==> job 5027 <==
## ascon
module ascon
(
    input  logic         clock,            
    input  logic         reset_n,          
    input  logic         i_sys_enable,     
    input  logic         i_start,          
    input  logic         i_data_valid,     
    input  logic [ 63:0] i_data,           
    input  logic [127:0] i_key,            
    input  logic [127:0] i_nonce,          
    output logic [ 63:0] o_cipher,         
    output logic [127:0] o_tag,            
    output logic         o_valid_cipher,   
    output logic         o_done,           
    output logic         o_ready           
);
clock: 7.21 ns
lec_check: 0
abc_area: 1
cap_margin: 20
core_margin: 2
core_utilization: 72
cts_cluster_diameter: 372
cts_cluster_size: 98
setup_slack_margin: 2.15
slew_margin: 20
tns_end_percent: 10
run.sh (not shown) runs the stock make flow with config.mk's settings and CLKGATE_MAP_FILE=.
==> inputs of job 9271, as changes to job 5027 <==
Settings changed: ABC_AREA 1 to default, CORE_UTILIZATION 72 to 23, CTS_CLUSTER_DIAMETER 372 to default, CTS_CLUSTER_SIZE 98 to default, SETUP_SLACK_MARGIN 2.15 to default, TNS_END_PERCENT 10 to default.
==> flow/constraint.sdc (replaced) <==
create_clock -name core_clock -period 14.5 [get_ports {clock}]
set_input_delay 2.9000 -clock core_clock [delete_from_list [all_inputs] [get_ports {clock}]]
set_output_delay 2.9000 -clock core_clock [all_outputs]
set_load 0.01 [all_outputs]
==> summary of the runs <==
Job 9271 passed the timing, DRC and antenna checks. Job 5027 aborted during global routing (GRT-0116).
Between job 9271 and job 5027, the lower synthesized cell count is in job 9271 (gap 36%, measured against job 5027).
In die size, job 9271 is at 3.2 times the value of job 5027.
Between job 9271 and job 5027, the lower area after synthesis is in job 5027 (gap 2.5%, measured against job 5027).
==> figures <==
Result of the run: job 5027 stopped before the end; job 9271 no timing/DRC/antenna violations
Stage where the flow stopped: job 5027 global routing; job 9271 -
Number of placement rows: job 5027 98; job 9271 175
Detailed Place HPWL: job 5027 205500 um; job 9271 234600 um
Number of H-tree branching levels: job 5027 1; job 9271 3
FP Util: job 5027 72.38%; job 9271 23.17%
Dpl ws: job 5027 2.646 ns; job 9271 7.868 ns
# Cells Yosys: job 5027 8966; job 9271 5747
Yosys synthesis chip area: job 5027 0.05148 sq mm; job 9271 0.05277 sq mm
Die H: job 5027 271.4 um; job 9271 483.0 um
Placed Instance Area: job 5027 0.05699 sq mm; job 9271 0.06106 sq mm
Basic-gate share of the synthesized area counting and, or, nand and nor cells: job 5027 49.95%; job 9271 13.40%
Die area: job 5027 0.07365 sq mm; job 9271 0.2333 sq mm
Net count entering floorplan: job 5027 9428; job 9271 6209
Clock buffers created by TritonCTS: job 5027 9; job 9271 77
Post-synthesis cell type with the largest instance count: job 5027 nand2_1; job 9271 mux2i_1
Area share of the leading cell type in the synthesized netlist: job 5027 32.57%; job 9271 25.42%
Library cell with the largest summed area after synthesis: job 5027 nand2_1; job 9271 dfrtp_1
Share of the synthesized netlist area taken by xor and xnor gates: job 5027 3.152%; job 9271 21.41%
Die boundary width: job 5027 271.4 um; job 9271 483.0 um

* * *

==> run a <==
ascon again, from the RTL that the note above started with.
Settings: LEC_CHECK=0, CAP_MARGIN=15, CELL_PAD_IN_SITES_DETAIL_PLACEMENT=2, CELL_PAD_IN_SITES_GLOBAL_PLACEMENT=3, CORE_ASPECT_RATIO=1.15, CORE_MARGIN=5, CORE_UTILIZATION=45, CTS_CLUSTER_DIAMETER=340, CTS_CLUSTER_SIZE=75, GPL_ROUTABILITY_DRIVEN=0, GPL_TIMING_DRIVEN=0, MAX_ROUTING_LAYER=met5, PLACE_DENSITY_LB_ADDON=0.01, SETUP_SLACK_MARGIN=0.15, SLEW_MARGIN=40, TNS_END_PERCENT=5; clock period 10.4 ns.
==> inputs of run b, as changes to run a <==
- ABC_AREA: not set -> 0
- CAP_MARGIN: 15 -> 25
- CELL_PAD_IN_SITES_GLOBAL_PLACEMENT: 3 -> not set
- CORE_ASPECT_RATIO: 1.15 -> 0.55
- CORE_MARGIN: 5 -> 2
- CORE_UTILIZATION: 45 -> 25
- CTS_CLUSTER_DIAMETER: 340 -> not set
- CTS_CLUSTER_SIZE: 75 -> not set
- GPL_TIMING_DRIVEN: 0 -> not set
- MAX_ROUTING_LAYER: met5 -> not set
- SETUP_SLACK_MARGIN: 0.15 -> -0.39
- SLEW_MARGIN: 40 -> 15
- TNS_END_PERCENT: 5 -> 50
==> flow/constraint.sdc (replaced) <==
create_clock -name core_clock -period 6.28 [get_ports {clock}]
set_input_delay 1.2560 -clock core_clock [delete_from_list [all_inputs] [get_ports {clock}]]
set_output_delay 1.2560 -clock core_clock [all_outputs]
set_load 0.01 [all_outputs]
==> reports/summary.txt <==
area of the core region: 0.209 mm²
floorplan-stage core utilization: 25.3%
via density per instance: 5.43
result of the run: no timing/DRC/antenna violations
proportion of netlist area held by the largest area contributor: 25.4%
die span in x: 623 µm
FF-to-FF setup slack: 1150 ps
# rows: 124
worst endpoint required time: 6900 ps
(the above is from run b)
==> reports/summary.txt <==
result of the run: did not finish
failing step: global placement
error message: [ERROR FLW-0024] Place density exceeds 1.0 (current PLACE_DENSITY_LB_ADDON =  0.01). Please check if the value of  PLACE_DENSITY_LB_ADDON is between 0 and 0.99.
floorplan-stage core utilization: 45.3%
Registers, synthesis: 537
# rows: 134
area of the core region: 0.116 mm²
proportion of netlist area held by the largest area contributor: 25.4%
die span in x: 329 µm
(the above is from run a)

* * *

==> 02-25: inputs <==
Starting RTL as in the previous note.
Design ascon, start of the top module:
module ascon
(
    input  logic         clock,            
    input  logic         reset_n,          
    input  logic         i_sys_enable,     
    input  logic         i_start,          
    input  logic         i_data_valid,     
    input  logic [ 63:0] i_data,           
    input  logic [127:0] i_key,            
    input  logic [127:0] i_nonce,          
    output logic [ 63:0] o_cipher,         
    output logic [127:0] o_tag,            
    output logic         o_valid_cipher,   
    output logic         o_done,           
    output logic         o_ready           
);
Settings: LEC_CHECK=0, ABC_AREA=0, CAP_MARGIN=20, CELL_PAD_IN_SITES_GLOBAL_PLACEMENT=0, CORE_MARGIN=7, CORE_UTILIZATION=27, HOLD_SLACK_MARGIN=0.18, MAX_ROUTING_LAYER=met4, MIN_ROUTING_LAYER=met2, PLACE_DENSITY_LB_ADDON=0.1, SLEW_MARGIN=20; clock period 10.0 ns.
==> 03-15: changes against 02-25 <==
==> flow/config.mk (replaced) <==
export PLATFORM = sky130hd
export DESIGN_NAME = ascon
export DESIGN_NICKNAME = ascon
export VERILOG_FILES = /design/flow/design.v
export SDC_FILE = /design/flow/constraint.sdc
export NUM_CORES = 4
export LEC_CHECK = 0
export CAP_MARGIN = 20
export CORE_MARGIN = 2
export CORE_UTILIZATION = 71
export CTS_CLUSTER_DIAMETER = 362
export HOLD_SLACK_MARGIN = -0.1
export MAX_ROUTING_LAYER = met4
export SLEW_MARGIN = 20
==> flow/constraint.sdc (replaced) <==
create_clock -name core_clock -period 3.6 [get_ports {clock}]
set_input_delay 0.7200 -clock core_clock [delete_from_list [all_inputs] [get_ports {clock}]]
set_output_delay 0.7200 -clock core_clock [all_outputs]
set_load 0.01 [all_outputs]
==> 09-07: changes against 02-25 <==
==> flow/config.mk (replaced) <==
export PLATFORM = sky130hd
export DESIGN_NAME = ascon
export DESIGN_NICKNAME = ascon
export VERILOG_FILES = /design/flow/design.v
export SDC_FILE = /design/flow/constraint.sdc
export NUM_CORES = 4
export LEC_CHECK = 0
export CAP_MARGIN = 20
export CORE_MARGIN = 2
export CORE_UTILIZATION = 71
export HOLD_SLACK_MARGIN = -0.09
export MAX_ROUTING_LAYER = met4
export SETUP_SLACK_MARGIN = 0.97
export SLEW_MARGIN = 20
==> flow/constraint.sdc (replaced) <==
create_clock -name core_clock -period 3.26 [get_ports {clock}]
set_input_delay 0.6520 -clock core_clock [delete_from_list [all_inputs] [get_ports {clock}]]
set_output_delay 0.6520 -clock core_clock [all_outputs]
set_load 0.01 [all_outputs]
==> out/qor.yml <==
status: "failed layout checks"
top_usage_layer: "met2"
num-clock-buffers: 79
drt_first_pass_iters: 31
met2_usage_pct: 79.8
wl_met3_mm: 46.2
dr_wl_met2_mm: 90.4
layout_setup_ws_ns: -0.234
initCoreUtil_pct: 72.1
failed_checks: "negative setup slack"
setup-violations-final: 38
fin_nets: 6957
openroad.warnings: 103
fill_cells: 3809
n_all_buffers: 1047
final.setup.tns_ns: -2.38
seq_area_sq_um: 13500
The numbers above come from 03-15.

==> out/qor.yml <==
fin_nets: 6636
drt_first_pass_iters: 14
n_all_buffers: 703
dr_wl_met2_mm: 151
status: "finished clean"
wl_met3_mm: 157
top_usage_layer: "met3"
final.setup.tns_ns: 0
layout_setup_ws_ns: 3.99
met2_usage_pct: 52.3
seq_area_sq_um: 13500
setup-violations-final: 0
initCoreUtil_pct: 27.1
The numbers above come from 02-25.

==> out/qor.yml <==
status: "stopped before the end"
lastStage: "global routing"
firstError: "[ERROR GRT-0116] Global routing finished with congestion. Check the congestion regions in the DRC Viewer."
ys_cells: 5747
cts.sinks: 537
ys_chip_area_sq_um: 52800
synthAdderAreaFrac_pct: 5.19
fp-row-count: 99
met2_usage_pct: 105
synth.avg_cell_area_sq_um: 9.18
ys.flops: 537
initCoreUtil_pct: 72.1
The numbers above come from 09-07.


* * *

==> v30 <==
Starting RTL as in the previous note.
==> flow/design.v (excerpt) <==
module ascon
(
    input  logic         clock,            
    input  logic         reset_n,          
    input  logic         i_sys_enable,     
    input  logic         i_start,          
    input  logic         i_data_valid,     
    input  logic [ 63:0] i_data,           
    input  logic [127:0] i_key,            
    input  logic [127:0] i_nonce,          
    output logic [ 63:0] o_cipher,         
    output logic [127:0] o_tag,            
    output logic         o_valid_cipher,   
    output logic         o_done,           
    output logic         o_ready           
);
clock: 10.4 ns
lec_check: 0
cap_margin: 15
cell_pad_in_sites_detail_placement: 2
cell_pad_in_sites_global_placement: 0
core_aspect_ratio: 1.15
core_margin: 5
core_utilization: 57
cts_cluster_diameter: 42
cts_cluster_size: 75
gpl_routability_driven: 0
gpl_timing_driven: 1
max_routing_layer: met5
place_density_lb_addon: 0.14
setup_slack_margin: 0.15
slew_margin: 40
tns_end_percent: 5
==> inputs of v15, as changes to v30 <==
CAP_MARGIN = 20   (was 15)
CELL_PAD_IN_SITES_DETAIL_PLACEMENT = default   (was 2)
CELL_PAD_IN_SITES_GLOBAL_PLACEMENT = default   (was 0)
CORE_ASPECT_RATIO = default   (was 1.15)
CORE_MARGIN = 2   (was 5)
CORE_UTILIZATION = 70   (was 57)
CTS_CLUSTER_DIAMETER = 359   (was 42)
CTS_CLUSTER_SIZE = 13   (was 75)
GPL_ROUTABILITY_DRIVEN = default   (was 0)
GPL_TIMING_DRIVEN = default   (was 1)
MAX_ROUTING_LAYER = default   (was met5)
PLACE_DENSITY_LB_ADDON = default   (was 0.14)
SETUP_SLACK_MARGIN = 0.4   (was 0.15)
SLEW_MARGIN = 20   (was 40)
TNS_END_PERCENT = default   (was 5)
==> flow/constraint.sdc (replaced) <==
create_clock -name core_clock -period 4.2 [get_ports {clock}]
set_input_delay 0.8400 -clock core_clock [delete_from_list [all_inputs] [get_ports {clock}]]
set_output_delay 0.8400 -clock core_clock [all_outputs]
set_load 0.01 [all_outputs]
==> flow_summary.yaml <==
# implementation run metrics
outcome:
  outcome: "no timing/DRC/antenna violations"
sta:
  min_period_ns: 3.92
  rsz0062_at_grt: "true"
layout:
  largest_cell_class: "combinational gates"
  sh_seq_area_pct: 21.6
  syn_to_final_growth_pct: 18.4
yosys:
  mux_share_pct: 15.1
  yosys-stat-area_um2: 52800
route:
  routed.top_layer: "met5"
die:
  initCoreUtil_pct: 70.8
  rows: 100
  die_area_um2: 77600
  die_w_um: 279
critical_path:
  path_delay_family: "multiplexers"
clock_network:
  cts_tree: "done"
  root_buffer: "clkbuf_16"
(the above is from v15)
==> flow_summary.yaml <==
# flow metrics
outcome:
  outcome: "did not finish"
  haltStage: "detailed placement (3_5_place_dp)"
  error: "[ERROR DPL-0033] detailed placement checks failed during check placement."
yosys:
  syn_area_per_cell_um2: 9.18
  synthDistinctLibCells: 72
  top_cells_by_area: "dfrtp_1 (25%), mux2i_1 (13%), xnor2_1 (9.5%), xnor3_1 (7.0%), nor2_1 (4.0%)"
  simple_gate_area_share_pct: 13.4
  syn_area_um2: 52800
  mux_share_pct: 15.1
  synth_top_area_share_pct: 25.4
  yosys-stat-area_um2: 52800
  xor_area_share_pct: 21.4
  yosys-top-cells-count: "mux2i_1 (694), xnor2_1 (574), nor2_1 (569)"
die:
  design.portCount: 520
  initCoreUtil_pct: 57.5
  die_w_um: 294
  die_h_um: 336
  rows: 119
  die_area_um2: 98800
(the above is from v30)

* * *

==> run K: inputs <==
ascon again, from the RTL that the note above started with.
## ascon
module ascon
(
    input  logic         clock,            
    input  logic         reset_n,          
    input  logic         i_sys_enable,     
    input  logic         i_start,          
    input  logic         i_data_valid,     
    input  logic [ 63:0] i_data,           
    input  logic [127:0] i_key,            
    input  logic [127:0] i_nonce,          
    output logic [ 63:0] o_cipher,         
    output logic [127:0] o_tag,            
    output logic         o_valid_cipher,   
    output logic         o_done,           
    output logic         o_ready           
);
clock: 4.89 ns
lec_check: 0
cap_margin: 20
cell_pad_in_sites_global_placement: 0
core_margin: 9
core_utilization: 26
cts_cluster_size: 53
slew_margin: 20
==> run D (differences from run K) <==
ABC_AREA = 0   (was default)
CELL_PAD_IN_SITES_GLOBAL_PLACEMENT = 2   (was 0)
CORE_MARGIN = 7   (was 9)
CORE_UTILIZATION = 58   (was 26)
CTS_CLUSTER_SIZE = default   (was 53)
HOLD_SLACK_MARGIN = 0.18   (was default)
SETUP_SLACK_MARGIN = 0.81   (was default)
==> flow/constraint.sdc (replaced) <==
create_clock -name core_clock -period 10.0 [get_ports {clock}]
set_input_delay 2.0000 -clock core_clock [delete_from_list [all_inputs] [get_ports {clock}]]
set_output_delay 2.0000 -clock core_clock [all_outputs]
set_load 0.01 [all_outputs]
==> results.json <==
{
  "status": "aborted with a tool error",
  "lastStage": "global placement without I/O",
  "tool.error": "[ERROR GPL-0301] Utilization 100.158 % exceeds 100%.",
  "die_w_um": 315.6,
  "fp.coreArea_um2": 90010,
  "rows": 110,
  "chipArea_um2": 99620
}
(the above is from run D)
==> results.json <==
{
  "status": "no timing/DRC/antenna violations",
  "chipArea_um2": 219500,
  "rows": 164,
  "die_w_um": 468.5,
  "bufAreaShareNonClock": 0.1386,
  "fp.coreArea_um2": 200700,
  "busiest_layer": "met2",
  "drv_slew": 0
}
(the above is from run K)

* * *

==> inputs of 09-14 <==
Starting RTL as in the previous note.
clock: 3.45 ns
lec_check: 0
abc_area: 1
cap_margin: 20
core_margin: 2
core_utilization: 72
cts_cluster_diameter: 400
cts_cluster_size: 15
hold_slack_margin: 0.29
slew_margin: 20
tns_end_percent: 10
==> 07-22: changes against 09-14 <==
ABC_AREA = unset   (was 1)
CORE_UTILIZATION = 40   (was 72)
CTS_CLUSTER_DIAMETER = unset   (was 400)
CTS_CLUSTER_SIZE = unset   (was 15)
HOLD_SLACK_MARGIN = unset   (was 0.29)
TNS_END_PERCENT = unset   (was 10)
==> flow/constraint.sdc (replaced) <==
create_clock -name core_clock -period 10.0 [get_ports {clock}]
set_input_delay 2.0000 -clock core_clock [delete_from_list [all_inputs] [get_ports {clock}]]
set_output_delay 2.0000 -clock core_clock [all_outputs]
set_load 0.01 [all_outputs]
==> Changelog: implementation <==
### Physical design

- Most instantiated cells after synthesis: nand2_1, nand3_1, inv_1, dfrtp_1, nand4_1
- Placement Cell Area: 61400 um^2
- Most frequent cell after synthesis: nand2_1
- Total grt overflow: 492
- Syn Nets: 9428
- GR Util met2: 0.975
- MUX area fraction: 0.00834
- H-tree levels: 2
- Status: aborted with a tool error
- Die area: 73600 um^2
- Floorplan core density: 0.724
- Error msg: [ERROR GRT-0116] Global routing finished with congestion. Check the congestion regions in the DRC Viewer.
- AO/OA Area Share: 0.0623
- Last step reached: 5_1_grt
- Total track usage: 0.846
The numbers above come from 09-14.

==> Changelog: implementation <==
### Changed

- Total grt overflow: 0
- Placement Cell Area: 59400 um^2
- Die area: 135000 um^2
- Most frequent cell after synthesis: mux2i_1
- Tap cell count: 1755
- Floorplan core density: 0.402
- CTS root buf: clkbuf_16
- Metal3 WL: 27.3 mm
- CTS clk-pin slew, worst paths: 0.06 ns
- WP data arrival: 6.25 ns
- Status: complete, no violations
- Syn Nets: 6209
- Post-synth EDFFs: 0
- MUX area fraction: 0.151
- AO/OA Area Share: 0.154
- Total track usage: 0.362
- Adder-cell area share of the yosys netlist: 0.0519
- H-tree levels: 3
- GR Util met2: 0.511
- Most instantiated cells after synthesis: mux2i_1, xnor2_1, nor2_1, dfrtp_1, nand2_1
The numbers above come from 07-22.

